Design alu_top, start of the top module:
module alu_top #(
    parameter A_WIDTH_TOP = 16,
    parameter B_WIDTH_TOP = 16
) (
    input   CLK,rst,
    input   [3 : 0] ALU_FUNC,
    input   [A_WIDTH_TOP - 1 : 0] A,
    input   [B_WIDTH_TOP - 1 : 0] B,
    output  [A_WIDTH_TOP + B_WIDTH_TOP - 1 : 0] Arith_OUT, Logic_OUT, CMP_OUT,Shift_OUT,
    output  Carry_OUT, Arith_Flag, Logic_Flag, CMP_Flag, Shift_Flag
);
Settings: LEC_CHECK=0, CAP_MARGIN=20, CORE_MARGIN=2, CORE_UTILIZATION=23, SLEW_MARGIN=20; clock period 124.0 ns.
run.sh (not shown) runs the stock make flow with config.mk's settings and CLKGATE_MAP_FILE=.
The starting point produced a clean layout.
Edit:
--- a/flow/config.mk
+++ b/flow/config.mk
@@ -7,0 +8 @@
+export ABC_AREA = 1
@@ -10 +11,3 @@
-export CORE_UTILIZATION = 23
+export CORE_UTILIZATION = 62
+export CTS_CLUSTER_DIAMETER = 205
+export CTS_CLUSTER_SIZE = 100
==> flow/constraint.sdc (replaced) <==
create_clock -name core_clock -period 69.2 [get_ports {CLK}]
set_input_delay 13.8400 -clock core_clock [delete_from_list [all_inputs] [get_ports {CLK}]]
set_output_delay 13.8400 -clock core_clock [all_outputs]
set_load 0.01 [all_outputs]
Effect: The new run failed in global routing (5_1_grt), error ODB-0269. Die area shrinks by 61%. Synthesized cell count climbs by 21%. Area after synthesis climbs by 3.1%.
Edit:
--- a/flow/config.mk
+++ b/flow/config.mk
@@ -8 +7,0 @@
-export ABC_AREA = 1
@@ -11,3 +10,3 @@
-export CORE_UTILIZATION = 62
-export CTS_CLUSTER_DIAMETER = 205
-export CTS_CLUSTER_SIZE = 100
+export CORE_UTILIZATION = 70
+export CTS_CLUSTER_DIAMETER = 88
+export MAX_ROUTING_LAYER = met4
==> flow/constraint.sdc (replaced) <==
create_clock -name core_clock -period 85.3 [get_ports {CLK}]
set_input_delay 17.0600 -clock core_clock [delete_from_list [all_inputs] [get_ports {CLK}]]
set_output_delay 17.0600 -clock core_clock [all_outputs]
set_load 0.01 [all_outputs]
After rerunning: With this change the flow never finished: it broke off in clock tree synthesis (4_1_cts). Synthesized area shrinks by 3.0%. Die area decreases by 14%. Synthesized cell count decreases by 17%.
Edit:
--- a/flow/config.mk
+++ b/flow/config.mk
@@ -8,0 +9 @@
+export CORE_ASPECT_RATIO = 0.71
@@ -10,3 +11 @@
-export CORE_UTILIZATION = 70
-export CTS_CLUSTER_DIAMETER = 88
-export MAX_ROUTING_LAYER = met4
+export CORE_UTILIZATION = 40
@@ -13,0 +13 @@
+export TNS_END_PERCENT = 90
==> flow/constraint.sdc (replaced) <==
create_clock -name core_clock -period 130.0 [get_ports {CLK}]
set_input_delay 26.0000 -clock core_clock [delete_from_list [all_inputs] [get_ports {CLK}]]
set_output_delay 26.0000 -clock core_clock [all_outputs]
set_load 0.01 [all_outputs]
This time the run finished with timing, DRC and antenna clean.
Synthesized area is unchanged.
Die area goes up by 74%.
Synthesized cell count is unchanged.

========
The RTL this note starts from:
==> flow/design.v <==
module Decoder_Unit (
    input [1 : 0] DEC_ALU_FUNC,
    output reg DEC_Arith_Enable, DEC_Logic_Enable, DEC_CMP_Enable, DEC_Shift_Enable
);
always @(*) begin
    DEC_Arith_Enable = 1'b0;
    DEC_Logic_Enable = 1'b0;
    DEC_CMP_Enable   = 1'b0;
    DEC_Shift_Enable = 1'b0;
    case (DEC_ALU_FUNC)
        2'b00: DEC_Arith_Enable = 1'b1;
        2'b01: DEC_Logic_Enable = 1'b1;
        2'b10: DEC_CMP_Enable   = 1'b1;
        2'b11: DEC_Shift_Enable = 1'b1;
        default: begin
            DEC_Arith_Enable = 1'b0;
            DEC_Logic_Enable = 1'b0;
            DEC_CMP_Enable   = 1'b0;
            DEC_Shift_Enable = 1'b0; 
    end
    endcase
end
endmodule
module Arithmetic_Unit #(
    parameter A_WIDTH = 16,
    parameter B_WIDTH = 16
) (
    input clk,rst,
    input [A_WIDTH - 1 : 0] A,
    input [B_WIDTH - 1 : 0] B,
    input [1 : 0] Arith_ALU_FUNC,
    input Arith_Enable,
    output reg [A_WIDTH + B_WIDTH - 1 : 0] Arith_OUT,
    output reg Carry_OUT, Arith_Flag       
);
reg [A_WIDTH + B_WIDTH - 1 : 0] ADD_Signal;
always @(posedge clk or negedge rst) begin
    if(!rst) begin 
        Arith_OUT  <=  'b0;
        Carry_OUT  <= 1'b0; 
        Arith_Flag <= 1'b0; 
end
else begin
    Arith_Flag <= Arith_Enable;
    if(Arith_Enable) begin
        case (Arith_ALU_FUNC)
            2'b00: begin
                if (A_WIDTH >= B_WIDTH) begin
                    Arith_OUT <= A + B;
                    {Carry_OUT,ADD_Signal[A_WIDTH - 1 : 0]} <= A + B;
                end
                else begin
                    Arith_OUT <= A + B;
                    {Carry_OUT,ADD_Signal[B_WIDTH - 1 : 0]} <= A + B;
                end
            end
            2'b01: Arith_OUT <= A - B;
            2'b10: Arith_OUT <= A * B;
            2'b11: Arith_OUT <= (B == 0) ? 'b0 : A / B;
            default: begin
                Arith_OUT <=  'b0;
                Carry_OUT <= 1'b0; 
            end
        endcase 
    end
  end
end
endmodule
module Logic_Unit #(
    parameter A_WIDTH = 16,
    parameter B_WIDTH = 16
) (
    input clk,rst,
    input [A_WIDTH - 1 : 0] A,
    input [B_WIDTH - 1 : 0] B,
    input [1 : 0] Logic_ALU_FUNC,
    input Logic_Enable,
    output reg [A_WIDTH + B_WIDTH - 1 : 0] Logic_OUT,
    output reg Logic_Flag       
);
always @(posedge clk or negedge rst) begin
    if(!rst) begin
    Logic_OUT  <= 16'b0;
    Logic_Flag <= 1'b0;
end
else begin
    Logic_Flag <= Logic_Enable;
    if(Logic_Enable) begin
        case (Logic_ALU_FUNC)
            2'b00: Logic_OUT <=   A & B; 
            2'b01: Logic_OUT <=   A | B;
            2'b10: Logic_OUT <= ~(A & B);
            2'b11: Logic_OUT <= ~(A | B);
            default: begin
                Logic_OUT <= 16'b0;
            end
        endcase
    end
  end
end
endmodule
module CMP_Unit #(
    parameter A_WIDTH = 16,
    parameter B_WIDTH = 16
) (
    input clk,rst,
    input [A_WIDTH - 1 : 0] A,
    input [B_WIDTH - 1 : 0] B,    
    input [1 : 0] CMP_ALU_FUNC,
    input CMP_Enable,
    output reg [A_WIDTH + B_WIDTH - 1 : 0] CMP_OUT,
    output reg CMP_Flag       
);
always @(posedge clk or negedge rst) begin
    if(!rst) begin
       CMP_OUT  <= 16'b0;
       CMP_Flag <= 1'b0;
    end
    else begin
    CMP_Flag <= CMP_Enable;    
    if(CMP_Enable) begin
        case (CMP_ALU_FUNC)
            2'b00: CMP_OUT <= 16'b0; 
            2'b01: begin
                if( A == B)
                CMP_OUT <= 16'b1;
                else
                CMP_OUT <= 16'b0;
            end
            2'b10:begin
                if( A > B)
                CMP_OUT <= 16'b10;
                else
                CMP_OUT <= 16'b0;
            end
            2'b11:begin
                if( A < B)
                CMP_OUT <= 16'b11;
                else
                CMP_OUT <= 16'b0;
            end
            default: begin
                CMP_OUT <= 16'b0;
            end
        endcase
    end
  end
end
endmodule
module Shift_Unit #(
    parameter A_WIDTH = 16,
    parameter B_WIDTH = 16
) (
    input clk,rst,
    input [A_WIDTH - 1 : 0] A,
    input [B_WIDTH - 1 : 0] B,
    input [1 : 0] Shift_ALU_FUNC,
    input Shift_Enable,
    output reg [A_WIDTH + B_WIDTH - 1 : 0] Shift_OUT,
    output reg Shift_Flag       
);
always @(posedge clk or negedge rst) begin
  if(!rst) begin
    Shift_OUT  <= 16'b0;
    Shift_Flag <= 1'b0;
end
else begin
    Shift_Flag <= Shift_Enable;
    if(Shift_Enable) begin
        case (Shift_ALU_FUNC)
            2'b00: Shift_OUT <= A >> 1; 
            2'b01: Shift_OUT <= A << 1;
            2'b10: Shift_OUT <= B >> 1;
            2'b11: Shift_OUT <= B << 1;
            default: begin
                Shift_OUT <= 16'b0;
            end
        endcase
    end
  end
end
endmodule
module alu_top #(
    parameter A_WIDTH_TOP = 16,
    parameter B_WIDTH_TOP = 16
) (
    input   CLK,rst,
    input   [3 : 0] ALU_FUNC,
    input   [A_WIDTH_TOP - 1 : 0] A,
    input   [B_WIDTH_TOP - 1 : 0] B,
    output  [A_WIDTH_TOP + B_WIDTH_TOP - 1 : 0] Arith_OUT, Logic_OUT, CMP_OUT,Shift_OUT,
    output  Carry_OUT, Arith_Flag, Logic_Flag, CMP_Flag, Shift_Flag
);
wire Arith_EN, Logic_EN, CMP_EN, Shift_EN;
Decoder_Unit U0 (
    .DEC_ALU_FUNC(ALU_FUNC[3 : 2]),
    .DEC_Arith_Enable(Arith_EN),
    .DEC_Logic_Enable(Logic_EN),
    .DEC_CMP_Enable  (CMP_EN),
    .DEC_Shift_Enable(Shift_EN)
);
Arithmetic_Unit #(.A_WIDTH(A_WIDTH_TOP), .B_WIDTH(B_WIDTH_TOP)) U1 (
    .clk(CLK),
    .rst(rst),
    .A(A),
    .B(B),
    .Arith_ALU_FUNC(ALU_FUNC[1 : 0]),
    .Arith_Enable(Arith_EN),
    .Arith_OUT(Arith_OUT),
    .Carry_OUT(Carry_OUT),
    .Arith_Flag(Arith_Flag)
);
Logic_Unit #(.A_WIDTH(A_WIDTH_TOP), .B_WIDTH(B_WIDTH_TOP)) U2 (
    .clk(CLK),
    .rst(rst),
    .A(A),
    .B(B),
    .Logic_ALU_FUNC(ALU_FUNC[1 : 0]),
    .Logic_Enable(Logic_EN),
    .Logic_OUT(Logic_OUT),
    .Logic_Flag(Logic_Flag)
);
CMP_Unit #(.A_WIDTH(A_WIDTH_TOP), .B_WIDTH(B_WIDTH_TOP)) U3 (
    .clk(CLK),
    .rst(rst),
    .A(A),
    .B(B),
    .CMP_ALU_FUNC(ALU_FUNC[1 : 0]),
    .CMP_Enable(CMP_EN),
    .CMP_OUT(CMP_OUT),
    .CMP_Flag(CMP_Flag)
);
Shift_Unit #(.A_WIDTH(A_WIDTH_TOP), .B_WIDTH(B_WIDTH_TOP)) U4 (
    .clk(CLK),
    .rst(rst),
    .A(A),
    .B(B),
    .Shift_ALU_FUNC(ALU_FUNC[1 : 0]),
    .Shift_Enable(Shift_EN),
    .Shift_OUT(Shift_OUT),
    .Shift_Flag(Shift_Flag)
);
endmodule
Settings: LEC_CHECK=0, ABC_AREA=1, CAP_MARGIN=10, CELL_PAD_IN_SITES_DETAIL_PLACEMENT=0, CORE_ASPECT_RATIO=0.63, CORE_MARGIN=2, CORE_UTILIZATION=40, MAX_ROUTING_LAYER=met5, MIN_ROUTING_LAYER=met1, PLACE_DENSITY_LB_ADDON=0.16, SETUP_SLACK_MARGIN=-2.0, SLEW_MARGIN=5; clock period 124.0 ns.
==> next run, changes <==
ABC_AREA = default   (was 1)
CAP_MARGIN = 20   (was 10)
CELL_PAD_IN_SITES_DETAIL_PLACEMENT = default   (was 0)
CORE_ASPECT_RATIO = default   (was 0.63)
CORE_UTILIZATION = 65   (was 40)
MAX_ROUTING_LAYER = met4   (was met5)
MIN_ROUTING_LAYER = default   (was met1)
PLACE_DENSITY_LB_ADDON = default   (was 0.16)
SETUP_SLACK_MARGIN = default   (was -2.0)
SLEW_MARGIN = 20   (was 5)
clock period = 105.0 ns   (was 124.0 ns; I/O delays follow)
After rerunning: Global-route usage increases by 18 points. Worst setup slack loses 5.4 ns. Register-to-register slack is worse by 20 ns. Synthesized area came out lower by 3.0%. Synthesized cell count went down by 17%. Critical path depth falls by 189. First-iteration DRC count rose by 8.8%. Count of clock-buffer cells in the layout drops by 1. Design area is higher by 4.2%.

========
Setup of build 86:
RTL: the design.v shown in full above, as it stands there.
export LEC_CHECK = 0
export ABC_AREA = 1
export CAP_MARGIN = 15
export CORE_ASPECT_RATIO = 0.5
export CORE_MARGIN = 2
export CORE_UTILIZATION = 72
export CTS_CLUSTER_DIAMETER = 254
export CTS_CLUSTER_SIZE = 72
export MIN_ROUTING_LAYER = met1
export PLACE_DENSITY_LB_ADDON = 0.0
export SETUP_SLACK_MARGIN = 5.0
export SLEW_MARGIN = 0
export TNS_END_PERCENT = 25
create_clock -name core_clock -period 119.0 [get_ports {CLK}]
Modified inputs, build 30 compared to build 86
--- a/flow/config.mk
+++ b/flow/config.mk
@@ -8,11 +8,10 @@
 export ABC_AREA = 1
 export CAP_MARGIN = 15
-export CORE_ASPECT_RATIO = 0.5
 export CORE_MARGIN = 2
-export CORE_UTILIZATION = 72
-export CTS_CLUSTER_DIAMETER = 254
-export CTS_CLUSTER_SIZE = 72
+export CORE_UTILIZATION = 40
+export CTS_CLUSTER_DIAMETER = 261
+export CTS_CLUSTER_SIZE = 98
 export MIN_ROUTING_LAYER = met1
-export PLACE_DENSITY_LB_ADDON = 0.0
+export PLACE_DENSITY_LB_ADDON = 0.12
 export SETUP_SLACK_MARGIN = 5.0
 export SLEW_MARGIN = 0
==> flow/constraint.sdc <==
create_clock -name core_clock -period 166.0 [get_ports {CLK}]
set_input_delay 33.2000 -clock core_clock [delete_from_list [all_inputs] [get_ports {CLK}]]
set_output_delay 33.2000 -clock core_clock [all_outputs]
set_load 0.01 [all_outputs]
--- outcome ---
NOTE non-clock inverter count in the final layout build 86->build 30 decreased slightly
Between build 30 and build 86, it is build 30 whose total routing usage reported by global routing is lower, by 16 points.
In build 30 relative to build 86, final estimated routing congestion in global placement had gone down by a little under 10%.
#### Input delta (build 67 over build 30)
--- a/flow/config.mk
+++ b/flow/config.mk
@@ -9,9 +9,9 @@
 export CAP_MARGIN = 15
 export CORE_MARGIN = 2
-export CORE_UTILIZATION = 40
+export CORE_UTILIZATION = 24
 export CTS_CLUSTER_DIAMETER = 261
-export CTS_CLUSTER_SIZE = 98
-export MIN_ROUTING_LAYER = met1
-export PLACE_DENSITY_LB_ADDON = 0.12
+export CTS_CLUSTER_SIZE = 93
+export MIN_ROUTING_LAYER = met2
+export PLACE_DENSITY_LB_ADDON = 0.0
 export SETUP_SLACK_MARGIN = 5.0
 export SLEW_MARGIN = 0
Measured against each other, build 67 and build 30 differ in global placer's final weighted congestion, the lower figure coming from build 67. Row critical path depth: build 67 lower / build 30 higher. Build 67 | stages: all done | timing, DRC, antenna: all pass. Build 67 falls short of build 30 in setup slack on the worst flop-to-flop path. Going from build 30 to build 67, arrival time reported for the critical path endpoint now larger, width of the die now larger, final cell count now larger, area figure in the yosys stat output comparable, estimated wirelength of the detail-placed design now larger. Looking at highest fanout seen on the critical path, build 67 sits below build 30. Summary of build 67 over build 30: worst hold slack held steady.

========
RTL: the design.v shown in full above, as it stands there.
Settings: LEC_CHECK=0, CAP_MARGIN=20, CORE_ASPECT_RATIO=1.36, CORE_MARGIN=3, CORE_UTILIZATION=40, GPL_TIMING_DRIVEN=0, MAX_ROUTING_LAYER=met4, SLEW_MARGIN=20, TNS_END_PERCENT=15; clock period 178.0 ns.
Edit:
- CORE_MARGIN: 3 -> 8
- CORE_UTILIZATION: 40 -> 23
- HOLD_SLACK_MARGIN: unset -> 0.02
- MIN_ROUTING_LAYER: unset -> met2
- PLACE_DENSITY: unset -> 0.69
- SLEW_MARGIN: 20 -> 15
Effect: This time the run completed, yet does not pass: DRC; utilization falls by 18 points; final area rises by a few percent; routed wire length rises by about a fifth; synthesized cell count stays the same; via count rises by well over a third; worst hold slack improves by 9.6 ps.
Edit:
- CORE_ASPECT_RATIO: 1.36 -> unset
- CORE_MARGIN: 8 -> 2
- CORE_UTILIZATION: 23 -> 65
- CTS_CLUSTER_DIAMETER: unset -> 323
- CTS_CLUSTER_SIZE: unset -> 59
- GPL_TIMING_DRIVEN: 0 -> unset
- HOLD_SLACK_MARGIN: 0.02 -> unset
- MIN_ROUTING_LAYER: met2 -> unset
- PLACE_DENSITY: 0.69 -> unset
- SLEW_MARGIN: 15 -> 20
- TNS_END_PERCENT: 15 -> unset
- clock period: 178.0 -> 130.0 ns (I/O delays scaled with it)
Result: The changed run finished with timing, DRC and antenna clean; synthesized cell count stays the same; cell area decreases by a few percent; critical path depth goes down by 33; clock skew is unchanged; setup slack loses 25000 ps; via count fell by a quarter to a third; first-iteration DRC count is lower by well over a third; routed wire length goes down by about a fifth; sequential share of layout area rises by 0.31 points.
Edit:
- CORE_ASPECT_RATIO: unset -> 0.5
- CORE_MARGIN: 2 -> 7
- CTS_CLUSTER_DIAMETER: 323 -> unset
- CTS_CLUSTER_SIZE: 59 -> unset
- MAX_ROUTING_LAYER: met4 -> unset
- PLACE_DENSITY_LB_ADDON: unset -> 0.02
- TNS_END_PERCENT: unset -> 10
The new run completed with no timing, DRC or antenna violations.
Flip-flop count is unchanged.
Routed wire length goes up by roughly a tenth.
Cell count stays the same.
Edit:
- ABC_AREA: unset -> 1
- CORE_ASPECT_RATIO: 0.5 -> unset
- CORE_MARGIN: 7 -> 2
- CORE_UTILIZATION: 65 -> 40
- CTS_CLUSTER_DIAMETER: unset -> 258
- CTS_CLUSTER_SIZE: unset -> 98
- PLACE_DENSITY_LB_ADDON: 0.02 -> 0.01
- TNS_END_PERCENT: 10 -> 5
- The changed run completed with no timing, DRC or antenna violations
- count of clock-buffer cells in the layout stays the same
- fmax increases by about 7%
- non-clock buffer count decreases by 5
- utilization decreases by 27 points
- setup slack is better by 7700 ps
- via count decreases by about 5%
- sequential cell count stays the same
- die size increases by 52%
- hold slack is better by 8.7 ps
Edit:
- CAP_MARGIN: 20 -> 15
- CELL_PAD_IN_SITES_DETAIL_PLACEMENT: unset -> 2
- CELL_PAD_IN_SITES_GLOBAL_PLACEMENT: unset -> 3
- CORE_ASPECT_RATIO: unset -> 1.84
- CORE_MARGIN: 2 -> 3
- CTS_CLUSTER_DIAMETER: 258 -> unset
- CTS_CLUSTER_SIZE: 98 -> 100
- GPL_ROUTABILITY_DRIVEN: unset -> 0
- MIN_ROUTING_LAYER: unset -> met1
- PLACE_DENSITY_LB_ADDON: 0.01 -> 0.22
- SETUP_SLACK_MARGIN: unset -> 5.0
- TNS_END_PERCENT: 5 -> 90
Outcome: Setup slack gets better by 270 ps; routed wire length goes up by 38%; sequential share of layout area stays flat; final cell count goes up by 0.75%; worst hold slack gets better by 4.6 ps; clock-buffer cell count does not change.
